==> v28 <==
==> flow/design.v <==
module copyEngine  #(
    parameter DATA_WIDTH       = 64,
    parameter ADDR_WIDTH       = 32,
    parameter LEN              = 16,
    parameter FULL_WORD_SIZE   = DATA_WIDTH / 8
) (
    input                             rstn,
    input                             clk,
    input                             src_dw_sel_i, 
    input                             dst_dw_sel_i, 
    input                             copy_i,
    input                             set_i,
    input        [7:0]                setVal_i,
    input                             flush_i,
    input        [LEN-1:0]            len_i,
    input        [ADDR_WIDTH-1:0]     src_i,
    input        [ADDR_WIDTH-1:0]     dst_i,
    output logic                      done_o,
    output logic                      mem_re_r,
    output logic [ADDR_WIDTH-1:0]     mem_rad_r,
    input                             mem_rreq_rdy,
    input        [DATA_WIDTH-1:0]     mem_rdat,
    input                             mem_rdat_rdy,
    output logic [FULL_WORD_SIZE-1:0] mem_bwe_r,
    output logic [ADDR_WIDTH-1:0]     mem_wad_r,
    output logic [DATA_WIDTH-1:0]     mem_wdat_r,
    input                             mem_wreq_rdy,
    output logic                      flush_r,
    output logic [ADDR_WIDTH-1:0]     cmd_adr_r,
    input                             cmd_rdy
);
    localparam int WORD_SIZE = FULL_WORD_SIZE / 2;
    localparam int RD_FIFO_DW = 32;
    localparam int RD_FIFO_AW = 4;
    localparam int BYTE_SHIFT = $clog2(FULL_WORD_SIZE);
    localparam int LOG_BYTE_SHIFT = $clog2(BYTE_SHIFT);
    localparam int ALIGN_BUF_SIZE = 2*RD_FIFO_DW;
    localparam int ALIGN_BUF_SIZE_BYTES = ALIGN_BUF_SIZE / 8;
    localparam int LOG_ALIGN_BUF_SIZE = $clog2(ALIGN_BUF_SIZE);
    localparam int LOG_ALIGN_BUF_SIZE_BYTES = $clog2(ALIGN_BUF_SIZE_BYTES);
    localparam int FULL_WRITE_MASK = {FULL_WORD_SIZE {1'b1}};
    localparam int WRITE_MASK = {WORD_SIZE {1'b1}};
    localparam int WRITE_FIRST=0;
    localparam int WRITE_MIDDLE=1;
    localparam int WRITE_LAST=2;
    localparam int WRITE_SKIP=3;  
    logic [BYTE_SHIFT-1:0]              srcShift, srcShift_r;
    logic [BYTE_SHIFT-1:0]              dstShift, dstShift_r;
    logic [BYTE_SHIFT:0]                readNum;
    logic [BYTE_SHIFT:0]                writeNum;
    logic [LOG_ALIGN_BUF_SIZE_BYTES:0]  readNum_s1;
    logic                               cmdBusy, cmdBusy_r;
    logic                               flush;
    logic [ADDR_WIDTH-1:0]              cmd_adr;
    logic                               rdBusy, rdBusy_r, wrBusy, wrBusy_r;
    logic [LEN-1:0]                     rdCnt, rdCnt_r, wrCnt, wrCnt_r;
    logic [ADDR_WIDTH-1:0]              srcPtr, srcPtr_r, dstPtr, dstPtr_r;
    logic [ALIGN_BUF_SIZE-1:0]          alignBuf_r, alignBuf;
    logic                               memset_run, memset_run_r;
    logic [7:0]                         memset_val, memset_val_r;
    logic                               rstall, wstall;
    logic                               firstRead_req, firstRead_req_r, firstRead_vld, firstRead_vld_r;
    logic                               firstWrite, firstWrite_r;
    logic [1:0]                         writeCase;
    logic [LOG_ALIGN_BUF_SIZE_BYTES:0]  bufNum, bufNum_r;
    logic [FULL_WORD_SIZE-1:0]          mem_bwe, bwe;
    logic [ADDR_WIDTH-1:0]              mem_wad;
    logic [DATA_WIDTH-1:0]              mem_wdat;
    logic                               mem_re;
    logic [ADDR_WIDTH-1:0]              mem_rad;
    logic                               rdfifo_reserve;
    logic                               rdfifo_we;
    logic                               rdfifo_re;
    logic [RD_FIFO_DW-1:0]              rdfifo_wdat;
    logic [RD_FIFO_DW-1:0]              rdfifo_rdat;
    logic                               rdfifo_rrdy;
    logic                               rdfifo_wrdy;
    logic                               almost_full;
    logic                               src_dw_sel, src_dw_sel_r; 
    logic                               dst_dw_sel, dst_dw_sel_r; 
    logic [LOG_BYTE_SHIFT:0]            src_word_size, src_word_size_r;
    logic [LOG_BYTE_SHIFT:0]            dst_word_size, dst_word_size_r;
    assign rdfifo_wdat =  src_dw_sel_r ? {mem_rdat[55:48], mem_rdat[39:32], mem_rdat[23:16], mem_rdat[7:0]} : mem_rdat[31:0];
    reserve_fifo #(
        .DW     (RD_FIFO_DW),
        .AW     (RD_FIFO_AW)
    ) rdfifo (
        .rstn            (rstn),
        .clk             (clk),
        .rd_en           (rdfifo_re),
        .reserve_en      (rdfifo_reserve),
        .dout            (rdfifo_rdat),
        .wr_en           (rdfifo_we),
        .din             (rdfifo_wdat),
        .wrdy            (rdfifo_wrdy),
        .rrdy            (rdfifo_rrdy)
    );
    always @(posedge clk or negedge rstn) begin
        if (~rstn) begin
            alignBuf_r <= 0;
            mem_re_r <= 0;
            mem_rad_r <= 0;
            mem_bwe_r <= 0;
            mem_wad_r <= 0;
            mem_wdat_r <= 0;
            {memset_run_r, memset_val_r, rdCnt_r, wrCnt_r, rdBusy_r, wrBusy_r, alignBuf_r, bufNum_r, srcShift_r, dstShift_r,
            firstWrite_r, firstRead_req_r, firstRead_vld_r, srcPtr_r, dstPtr_r, src_dw_sel_r,
            dst_dw_sel_r} <= 0;
            flush_r <= 0;
            cmd_adr_r <= 0;
            cmdBusy_r <= 0;
        end
        else begin
            alignBuf_r <= alignBuf;
            mem_re_r <= mem_re;
            mem_rad_r <= mem_rad;
            mem_bwe_r <= mem_bwe;
            mem_wad_r <= mem_wad;
            mem_wdat_r <= mem_wdat;
            {memset_run_r, memset_val_r, rdCnt_r, wrCnt_r, rdBusy_r, wrBusy_r, alignBuf_r, bufNum_r, srcShift_r, dstShift_r,  firstWrite_r, firstRead_req_r, firstRead_vld_r, srcPtr_r, dstPtr_r, src_dw_sel_r, dst_dw_sel_r} <=
                {memset_run, memset_val, rdCnt, wrCnt, rdBusy, wrBusy, alignBuf, bufNum, srcShift, dstShift, firstWrite, firstRead_req, firstRead_vld, srcPtr, dstPtr, src_dw_sel, dst_dw_sel};
            flush_r <= flush;
            cmd_adr_r <= cmd_adr;
            cmdBusy_r <= cmdBusy;
        end
    end
    always @(*) begin
        {memset_run, memset_val, rdCnt, wrCnt, rdBusy, wrBusy, alignBuf, bufNum, srcShift, dstShift, firstWrite, firstRead_req, firstRead_vld, srcPtr, dstPtr, src_dw_sel, dst_dw_sel}=
            {memset_run_r, memset_val_r, rdCnt_r, wrCnt_r, rdBusy_r, wrBusy_r, alignBuf_r, bufNum_r, srcShift_r, dstShift_r, firstWrite_r, firstRead_req_r, firstRead_vld_r, srcPtr_r, dstPtr_r, src_dw_sel_r, dst_dw_sel_r} ;
        {writeNum, rdfifo_re, bwe} = 0;
        writeCase = WRITE_SKIP;  
        cmdBusy = cmdBusy_r;
        cmd_adr = cmd_adr_r;
        flush = flush_r;
        if (~rdBusy_r && ~wrBusy_r && ~cmdBusy_r && (mem_bwe_r==0) && (copy_i || set_i || flush_i)) begin  
            srcShift = src_dw_sel_i ? (src_i & 7) : (src_i & 3);
            dstShift = dst_dw_sel_i ? (dst_i & 7) : (dst_i & 3);
            srcPtr = src_i;
            dstPtr = dst_i;
            rdCnt = len_i;
            wrCnt = len_i;
            firstRead_req = 1;
            firstRead_vld = 1;
            firstWrite = 1;
            rdBusy = copy_i;
            wrBusy = (copy_i || set_i);
            memset_run = set_i & ~copy_i;
            memset_val = setVal_i;
            src_dw_sel = src_dw_sel_i;
            dst_dw_sel = dst_dw_sel_i;
            cmdBusy = flush_i;
            cmd_adr = dst_i;
            flush = flush_i;
        end
        if (flush_r && cmd_rdy) begin
            cmdBusy = 0;
            cmd_adr = 0;
            flush = 0;
        end
            if(firstWrite_r==1) begin  
                if (dst_dw_sel_r) begin 
                    writeNum = (((FULL_WORD_SIZE-dstShift_r) / 2) > wrCnt_r) ? (wrCnt_r*2) : (FULL_WORD_SIZE-dstShift_r); 
                    writeCase = ((wrCnt_r <= WORD_SIZE) && ((writeNum/2)==wrCnt_r)) ? WRITE_LAST : WRITE_FIRST;
                end
                else begin
                    writeNum = ((WORD_SIZE-dstShift_r) > wrCnt_r) ? wrCnt_r : (WORD_SIZE-dstShift_r); 
                    writeCase = ((wrCnt_r <= WORD_SIZE) && (writeNum==wrCnt_r)) ? WRITE_LAST : WRITE_FIRST;
                end
                for (int b=0; b<FULL_WORD_SIZE; b++) begin
                    if (b < writeNum) bwe[dstShift_r + b] = 1;
                end
            end
            else if((wrCnt_r<=WORD_SIZE) && wrBusy_r) begin  
                bwe = shift_right_mask(WORD_SIZE-wrCnt_r, dst_dw_sel_r);          
                writeNum = dst_dw_sel_r ? (wrCnt_r*2) : wrCnt_r;
                writeCase = WRITE_LAST;
            end
            else begin
                bwe = dst_dw_sel_r ? {FULL_WORD_SIZE {1'b1}} : {WORD_SIZE {1'b1}};
                writeNum = dst_dw_sel_r ? FULL_WORD_SIZE : WORD_SIZE;
                writeCase = WRITE_MIDDLE;
            end
        rstall = (mem_rreq_rdy && rdBusy_r && rdfifo_wrdy) ? 0 : 1;
        wstall = (mem_wreq_rdy && wrBusy_r && (((bufNum_r>=writeNum && ~dst_dw_sel_r)) || (bufNum_r>=(writeNum/2) && dst_dw_sel_r))) ? 0 : 1;
        readNum = (firstRead_req_r && src_dw_sel_r) ? (FULL_WORD_SIZE - srcShift_r)/2 :
                  (firstRead_req_r && ~src_dw_sel_r) ? (WORD_SIZE - srcShift_r) :
                                                        WORD_SIZE;          
        mem_re = mem_re_r;
        mem_rad = mem_rad_r;
        if (~rstall) begin
            firstRead_req = 0;
            rdCnt = (rdCnt_r >= readNum) ? (rdCnt_r - readNum) : 0;
            rdBusy = (rdCnt==0) ? 0 : 1;
            srcPtr = srcPtr_r + (src_dw_sel_r ? readNum*2 : readNum);
            mem_re = 1;
            mem_rad = src_dw_sel_r ? (srcPtr_r >> BYTE_SHIFT) : (srcPtr_r >> (BYTE_SHIFT-1));
        end
        else if (mem_rreq_rdy) begin
            mem_re = 0;
        end
        rdfifo_reserve = mem_rreq_rdy & mem_re_r;
        rdfifo_we = mem_rdat_rdy; 
            if(~wstall) begin
                if (writeCase==WRITE_LAST) begin
                    bufNum = 0;
                    alignBuf = 0;
                end
                else if (dst_dw_sel) begin
                    bufNum -= (writeNum / 2);                  
                    alignBuf >>= (writeNum*4);          
                end
                else begin
                    bufNum -= writeNum;                  
                    alignBuf >>= (writeNum*8);          
                end
            end
            else begin
                bwe=0; writeCase=WRITE_SKIP; writeNum=0;  
            end
        readNum_s1 = (firstRead_vld_r && src_dw_sel_r) ? (FULL_WORD_SIZE - srcShift_r)/2 :
                    (firstRead_vld_r && ~src_dw_sel_r) ? (WORD_SIZE - srcShift_r) :
                                                         WORD_SIZE;          
        if(rdfifo_rrdy && ((bufNum+readNum_s1)<ALIGN_BUF_SIZE_BYTES) && ~memset_run_r) begin
            rdfifo_re = 1;
            firstRead_vld = 0;
            if(firstRead_vld_r && src_dw_sel_r) begin
                alignBuf |= (rdfifo_rdat >> (srcShift_r*4));
            end
            else if (firstRead_vld_r) begin
                alignBuf |= (rdfifo_rdat >> (srcShift_r*8));
            end
            else begin  
                alignBuf |= (rdfifo_rdat << (bufNum*8));      
            end
            bufNum += readNum_s1;  
        end
        else if ((bufNum<ALIGN_BUF_SIZE_BYTES) && memset_run_r && (writeCase!=WRITE_LAST)) begin
            alignBuf = {ALIGN_BUF_SIZE_BYTES {memset_val_r}};
            bufNum += (((ALIGN_BUF_SIZE_BYTES - bufNum) > wrCnt_r) ? wrCnt_r : (ALIGN_BUF_SIZE_BYTES - bufNum));
        end
        mem_bwe = mem_bwe_r;
        mem_wad = mem_wad_r;
        mem_wdat = mem_wdat_r;
        if (~wstall) begin
            firstWrite = 0;
            if (dst_dw_sel_r) begin
                dstPtr = dstPtr_r + writeNum;
                dstShift = (dstPtr & 7);
                mem_bwe = bwe;
                mem_wad = dstPtr_r >> BYTE_SHIFT;
                wrCnt = wrCnt_r - writeNum/2;
                if (firstWrite_r) begin
                    mem_wdat = shift_left(alignBuf_r[31:0], dstShift_r, dst_dw_sel_r); 
                end
                else begin
                    mem_wdat = {8'b0, alignBuf_r[31:24], 8'b0, alignBuf_r[23:16], 8'b0, alignBuf_r[15:8], 8'b0, alignBuf_r[7:0]};
                end
            end
            else begin
                dstPtr = dstPtr_r + writeNum;
                dstShift = (dstPtr & 3);
                mem_bwe = bwe;
                mem_wad = dstPtr_r >> (BYTE_SHIFT - 1);
                wrCnt = wrCnt_r - writeNum;
                if (firstWrite_r) begin
                    mem_wdat = shift_left(alignBuf_r[31:0], dstShift_r, dst_dw_sel_r); 
                end
                else begin
                    mem_wdat = alignBuf_r[31:0];
                end
            end
            if(writeCase==WRITE_LAST) begin
                wrBusy = 0;
                memset_run = 0;
            end
        end
        else if (mem_wreq_rdy) begin
            mem_bwe = 0;
        end
        done_o = ~rdBusy_r && ~wrBusy_r && (mem_bwe_r==0) && ~cmdBusy_r;
    end
function [DATA_WIDTH-1:0] shift_left;
    input [31:0]           dat;
    input [BYTE_SHIFT-1:0] shift;
    input                  dw_sel;
    if (dw_sel) begin
        shift_left = 0;
        for (int i=0; i<FULL_WORD_SIZE; i++) begin
            if ((i&1)==0) begin
                shift_left[(i + shift)*8 +: 8] = dat[i*8/2 +: 8];
            end
        end
    end
    else begin
        shift_left = (dat << (8*shift)) & ({{32{1'b0}}, {32{1'b1}}});
    end
endfunction
function [FULL_WORD_SIZE-1:0] shift_right_mask;
    input [BYTE_SHIFT-1:0] shift;
    input                  dw_sel;
    shift_right_mask = dw_sel ? (FULL_WRITE_MASK>>(shift*2)) : (WRITE_MASK>>shift);
endfunction
endmodule
module reserve_fifo#(
    parameter DW = 32,
    parameter AW = 1
)(
    input                   rstn,
    input                   clk,
    input                   reserve_en,
    input                   wr_en,
    input        [DW-1:0]   din,
    input                   rd_en,
    output logic [DW-1:0]   dout,
    output logic            wrdy,
    output logic            rrdy
);
    localparam DEPTH = (1 << AW);
    reg [DW-1:0]   mem[DEPTH];
    logic [AW-1:0] wptr, wptr_r;
    logic [AW-1:0] rptr, rptr_r;
    logic [AW:0]   num, num_r, reserveNum, reserveNum_r;
    logic          we;
    logic vrdy;
    always @(posedge clk or negedge rstn) begin
        if (~rstn) begin
            wptr_r <= 0;
            rptr_r <= 0;
            num_r <= 0;
            reserveNum_r<=0;
        end
        else begin
            wptr_r <= wptr;
            rptr_r <= rptr;
            num_r <= num;
            reserveNum_r<=reserveNum;
        end
    end
    always @(*) begin
        wrdy = (reserveNum_r < (DEPTH-1));
        rrdy = (num_r!=0);
        wptr = wptr_r;
        rptr = rptr_r;
        reserveNum = (reserveNum_r + reserve_en - rd_en);
        num        = num_r        + wr_en      - rd_en;
        we = 0;
        if (wr_en) begin
            wptr = wptr_r + 1;
            we = 1;
        end
        if (rd_en) begin
            rptr = rptr_r + 1;
        end
    end
    always @(posedge clk) begin
        if (we) begin
            mem[wptr_r] <= din;
        end
    end
    assign dout = mem[rptr_r];
endmodule
==> flow/run.sh <==
#!/bin/bash
# the make line also repeats each setting of config.mk as NAME=value (left out here)
make -C /OpenROAD-flow-scripts/flow DESIGN_CONFIG=/design/flow/config.mk WORK_HOME=/design/flow/orfs CLKGATE_MAP_FILE= finish
==> flow/config.mk <==
export PLATFORM = sky130hd
export DESIGN_NAME = copyEngine
export DESIGN_NICKNAME = copyEngine
export VERILOG_FILES = /design/flow/design.v
export SDC_FILE = /design/flow/constraint.sdc
export NUM_CORES = 4
export LEC_CHECK = 0
export CAP_MARGIN = 20
export CORE_MARGIN = 2
export CORE_UTILIZATION = 70
export SLEW_MARGIN = 20
==> flow/constraint.sdc <==
create_clock -name core_clock -period 3.36 [get_ports {clk}]
set_input_delay 0.6720 -clock core_clock [delete_from_list [all_inputs] [get_ports {clk}]]
set_output_delay 0.6720 -clock core_clock [all_outputs]
set_load 0.01 [all_outputs]
==> v37 (differences from v28) <==
==> flow/config.mk (replaced) <==
export PLATFORM = sky130hd
export DESIGN_NAME = copyEngine
export DESIGN_NICKNAME = copyEngine
export VERILOG_FILES = /design/flow/design.v
export SDC_FILE = /design/flow/constraint.sdc
export NUM_CORES = 4
export LEC_CHECK = 0
export ABC_AREA = 0
export CAP_MARGIN = 20
export CORE_ASPECT_RATIO = 1.08
export CORE_MARGIN = 4
export CORE_UTILIZATION = 54
export CTS_CLUSTER_DIAMETER = 359
export MAX_ROUTING_LAYER = met5
export SETUP_SLACK_MARGIN = 0.55
export SLEW_MARGIN = 15
export TNS_END_PERCENT = 70
==> flow/constraint.sdc (replaced) <==
create_clock -name core_clock -period 5.27 [get_ports {clk}]
set_input_delay 1.0540 -clock core_clock [delete_from_list [all_inputs] [get_ports {clk}]]
set_output_delay 1.0540 -clock core_clock [all_outputs]
set_load 0.01 [all_outputs]
==> v26 (differences from v28) <==
--- a/flow/config.mk
+++ b/flow/config.mk
@@ -5,7 +5,11 @@
 export SDC_FILE = /design/flow/constraint.sdc
 export NUM_CORES = 4
 export LEC_CHECK = 0
+export ABC_AREA = 1
 export CAP_MARGIN = 20
+export CORE_ASPECT_RATIO = 1.42
 export CORE_MARGIN = 2
-export CORE_UTILIZATION = 70
+export CORE_UTILIZATION = 72
+export CTS_CLUSTER_DIAMETER = 171
+export CTS_CLUSTER_SIZE = 10
 export SLEW_MARGIN = 20
==> flow/constraint.sdc (replaced) <==
create_clock -name core_clock -period 3.77 [get_ports {clk}]
set_input_delay 0.7540 -clock core_clock [delete_from_list [all_inputs] [get_ports {clk}]]
set_output_delay 0.7540 -clock core_clock [all_outputs]
set_load 0.01 [all_outputs]
==> v10 (differences from v28) <==
--- a/flow/config.mk
+++ b/flow/config.mk
@@ -7,5 +7,5 @@
 export LEC_CHECK = 0
 export CAP_MARGIN = 20
 export CORE_MARGIN = 2
-export CORE_UTILIZATION = 70
+export CORE_UTILIZATION = 40
 export SLEW_MARGIN = 20
==> flow/constraint.sdc (replaced) <==
create_clock -name core_clock -period 14.6 [get_ports {clk}]
set_input_delay 2.9200 -clock core_clock [delete_from_list [all_inputs] [get_ports {clk}]]
set_output_delay 2.9200 -clock core_clock [all_outputs]
set_load 0.01 [all_outputs]
==> results <==
item                                                                       v10                   v37                        v28                        v26
CP Data Arrival Time                                                  11.69 ns               7.91 ns                          -                          -
Setup TNS                                                                 0 ns            -158.88 ns                          -                          -
Worst-skew pair later-pin latency                                      0.73 ns               0.69 ns                          -                          -
WP data required                                                      15.14 ns               5.81 ns                          -                          -
Top routing layer in use                                                  met5                  met4                          -                          -
Clock network fraction of total power                                    0.185                 0.164                          -                          -
Placed insts                                                              5681                  5723                       5631                       6951
Simple-Gate Area Share                                                   0.112                 0.112                      0.112                      0.193
Maximum single-stage delay on the critical path                        0.86 ns               0.40 ns                          -                          -
Area share of the leading cell type in the synthesized netlist           0.329                 0.329                      0.329                      0.317
Count of inserted antenna diode cells                                        2                     5                          -                          -
Min-delay worst type                                                reg -> reg           in -> async                          -                          -
Highest ir drop seen on vdd                                           0.130 mV              0.396 mV                          -                          -
Synth-to-Final Area Change                                               16.2%                 25.3%                          -                          -
Length of the first detailed-routing pass in iterations                     10                     7                          -                          -
Total number of vias                                                     35600                 38200                          -                          -
WL met1                                                               62500 um              61800 um                          -                          -
Routed wirelength normalized by instance count                         24.9 um               26.5 um                          -                          -
Power dissipated in the clock network                                  2.42 mW               6.71 mW                          -                          -
Mapped Avg Cell Area                                                  11.5 um2              11.5 um2                   11.5 um2                   8.66 um2
Internal Pwr Total                                                     7.38 mW               23.6 mW                          -                          -
Horizontal die size                                                     346 um                291 um                     263 um                     222 um
Max-slew violation count                                                     0                     0                          -                          -
Outcome                                                         finished clean       failed layout checks  aborted with a tool error  aborted with a tool error
Failing step                                                                 -                     -                    5_1_grt                    5_1_grt
Violated checks                                                              -  negative setup slack                          -                          -
Crit path top cell by count                                               ha_1                  ha_4                          -                          -
Max Clock Skew                                                       0.0759 ns             0.0560 ns                          -                          -
Power figures rest on the tool's default switching activity, not on a simulated workload.
